## v26
==> flow/design.v (excerpt) <==
module computing_core(
clk,rst,
load_done,
activate0,
activate1,
activate2,
weight0,
weight1,
weight2,
weight3,
out_psum0,
out_psum1,
out_psum2,
out_psum3,
out_psum_vld
    );
For scale: roughly 400 I/O pins, roughly 74,000 um^2 of cells after synthesis.
clock: 3.47 ns
lec_check: 0
abc_area: 1
cap_margin: 20
core_margin: 2
core_utilization: 71
cts_cluster_size: 18
hold_slack_margin: 0.3
setup_slack_margin: 0.89
slew_margin: 20
run.sh (not shown) runs the stock make flow with config.mk's settings and CLKGATE_MAP_FILE=.
In v26 the implementation completed, yet the final layout does not meet the checks, the culprit being negative setup slack.
> inputs changed (v26 -> v29)
- ABC_AREA no longer set, was 1
- CORE_UTILIZATION now 70, was 71
- SETUP_SLACK_MARGIN now -0.35, was 0.89
- CTS_CLUSTER_SIZE now 24, was 18
- HOLD_SLACK_MARGIN no longer set, was 0.3
- the clock period (ns, I/O delays scaled along) now 4.77, was 3.47
--- outcome ---
- Nothing crashed in v29 and all stages finished; the problem is that the final layout failed, the offending checks being negative setup slack.
- Finished, but not clean: v26, with negative setup slack.
- The higher number of detailed-route iterations in the first pass of v29 and v26 is in v26.
- v26 reports its launch point of the critical path as p2.p0.pe0.mult_unit.p_reg1[2] while v29 reports p0.p0.pe0.mult_unit.p_reg1[3].
- Across both runs, met2 track demand over resource was lower for v29 than for v26.
- v29 vs v26: slew of the pin with the lowest slew margin down in v29
- Min switching fraction of total power across v29 and v26: v29
- In terms of tightest hold margin, v26 and v29 differ only marginally.
Edits applied to the flow inputs when going from v29 to v6:
- a change of CORE_UTILIZATION from 70 to 60
- a deleted CTS_CLUSTER_SIZE that had been 24
- a deleted SETUP_SLACK_MARGIN that had been -0.35
- a change of the clock period (ns, I/O delays scaled along) from 4.77 to 6.24
## What came out
v6 finished end to end and its layout was clean on timing, DRC and antenna.
v6 vs v29: data-path buffer share of cell area in the final layout down in v6
Clock tree cell share of total cell area delta (v6 -> v29): insignificant
v6 gives less hold slack than v29 did.
Going from v29 to v6, sequential share of power grew by 1.4 points, number of buffers added by the clock tree synthesis step grew by 6, sequential power fell by about 24%, leakage power figure fell by about 1.2%, relative contribution of the clock network to total power up 0.6 points.
Compared to v29, v6 has smallest setup slack after layout 1.01 ns higher.
The start point of the critical path comes out p0.p2.pe0.mult_unit.p_reg1[2] in one run and p0.p0.pe0.mult_unit.p_reg1[3] in the other, namely in v6 and v29 respectively.
Looking at power per cell area, v6 sits about 26% below v29.
Compared with v29, v6 shows global-route wire length before repair that has gone down by a few percent.
Relative to v6, the following input files were edited for v56:
- CORE_UTILIZATION: 60 -> 67
- CTS_CLUSTER_SIZE: unset -> 34
- the clock period (ns, I/O delays scaled along): 6.24 -> 5.62
Notes after the runs:
v56 ran in full, but the layout does not pass; the checks complain about negative setup slack. Diff v6 -> v56: half-perimeter wire length after detailed placement lost 0.31%, die outline height decreased by about 5% relative to the old numbers, area after detailed placement has remained practically unchanged.

---

job 4613:
computing_core again, from the RTL that the note above started with.
clock: 3.98 ns
lec_check: 0
abc_area: 1
cap_margin: 10
core_aspect_ratio: 0.82
core_margin: 2
core_utilization: 72
cts_cluster_size: 61
hold_slack_margin: 0.26
max_routing_layer: met4
place_density_lb_addon: 0.01
setup_slack_margin: 1.17
slew_margin: 20
tns_end_percent: 70
STATUS run=job 4613 STAGES=ALL_DONE FINAL_CHECKS=FAILED CAUSE=antenna violations, negative setup slack
Modified inputs, job 5865 compared to job 4613
- clearing CTS_CLUSTER_SIZE, which used to be 61
- clearing HOLD_SLACK_MARGIN, which used to be 0.26
- clearing PLACE_DENSITY_LB_ADDON, which used to be 0.01
- swapping 1.17 for -0.36 in SETUP_SLACK_MARGIN
- clearing MAX_ROUTING_LAYER, which used to be met4
- clearing TNS_END_PERCENT, which used to be 70
- swapping 10 for 5 in CAP_MARGIN
- clearing ABC_AREA, which used to be 1
- clearing CORE_ASPECT_RATIO, which used to be 0.82
- swapping 3.98 for 3.51 in the clock period (ns, I/O delays scaled along)
[summary]
Job 5865 finished all stages; layout check result: FAIL, due to negative setup slack.
Job 4613 ended up with out_psum3[7] as its endpoint of the worst setup timing path; job 5865 ended up with out_psum0[7].
Total cell area reported by yosys after synthesis on job 5865 is down relative to job 4613.
Per the comparison of job 5865 with job 4613, critical path depth -2; routed wire length -17%.
Between job 5865 and job 4613, it is job 5865 whose number of buffers and inverters on the critical path is lower, by 1.
Edits applied to the flow inputs when going from job 5865 to job 2043:
- SETUP_SLACK_MARGIN now -0.47, was -0.36
- the clock period (ns, I/O delays scaled along) now 4.66, was 3.51
Notes after the runs:
Although job 2043 finished all stages, its layout failed final checks on negative setup slack.
Job 2043 vs job 5865: fraction of power consumed by sequential logic up
Re final clock period utilization by the worst path: job 2043 and job 5865 aren't equal, and the higher value belongs to job 5865.
Delta (job 2043 minus job 5865): path length in cells of the critical path up 1; post-layout instance area now sits lower.
The inputs of job 5115 differ from those of job 2043 as listed below.
- swapping -0.47 for 1.59 in SETUP_SLACK_MARGIN
- putting TNS_END_PERCENT at 5 where nothing was set
- swapping 4.66 for 5.33 in the clock period (ns, I/O delays scaled along)
Notes after the runs:
What the final checks of job 5115 revealed, after a flow that finished every stage, was a layout that fails on antenna violations, negative setup slack. Completing all stages was not enough for job 2043: its layout failed the final checks because of negative setup slack. Job 5115: total negative slack higher than job 2043. Job 5115 ends up with lower power in sequential cells than job 2043 does. Looking at job 2043 and job 5115, the first-pass GRT wire length is a wash. In job 5115 the setup slack turned out 0.43 ns higher than in job 2043. Clock distribution area overhead in the final layout: job 5115 vs job 2043 up 0.24 points. Re combinational share of cell area: job 2043 and job 5115 aren't equal, and the lower value belongs to job 2043. Compared with job 2043, job 5115 ends up with more cell area. Job 5115 against job 2043: post-layout net count went down 0.63%, area share of buffers outside the clock network decreased by 0.51 points relative to the old numbers, combinational share of power fell 0.7 points. Area of the mapped netlist: job 5115 vs job 2043, no meaningful difference.
Power figures rest on the tool's default switching activity, not on a simulated workload.
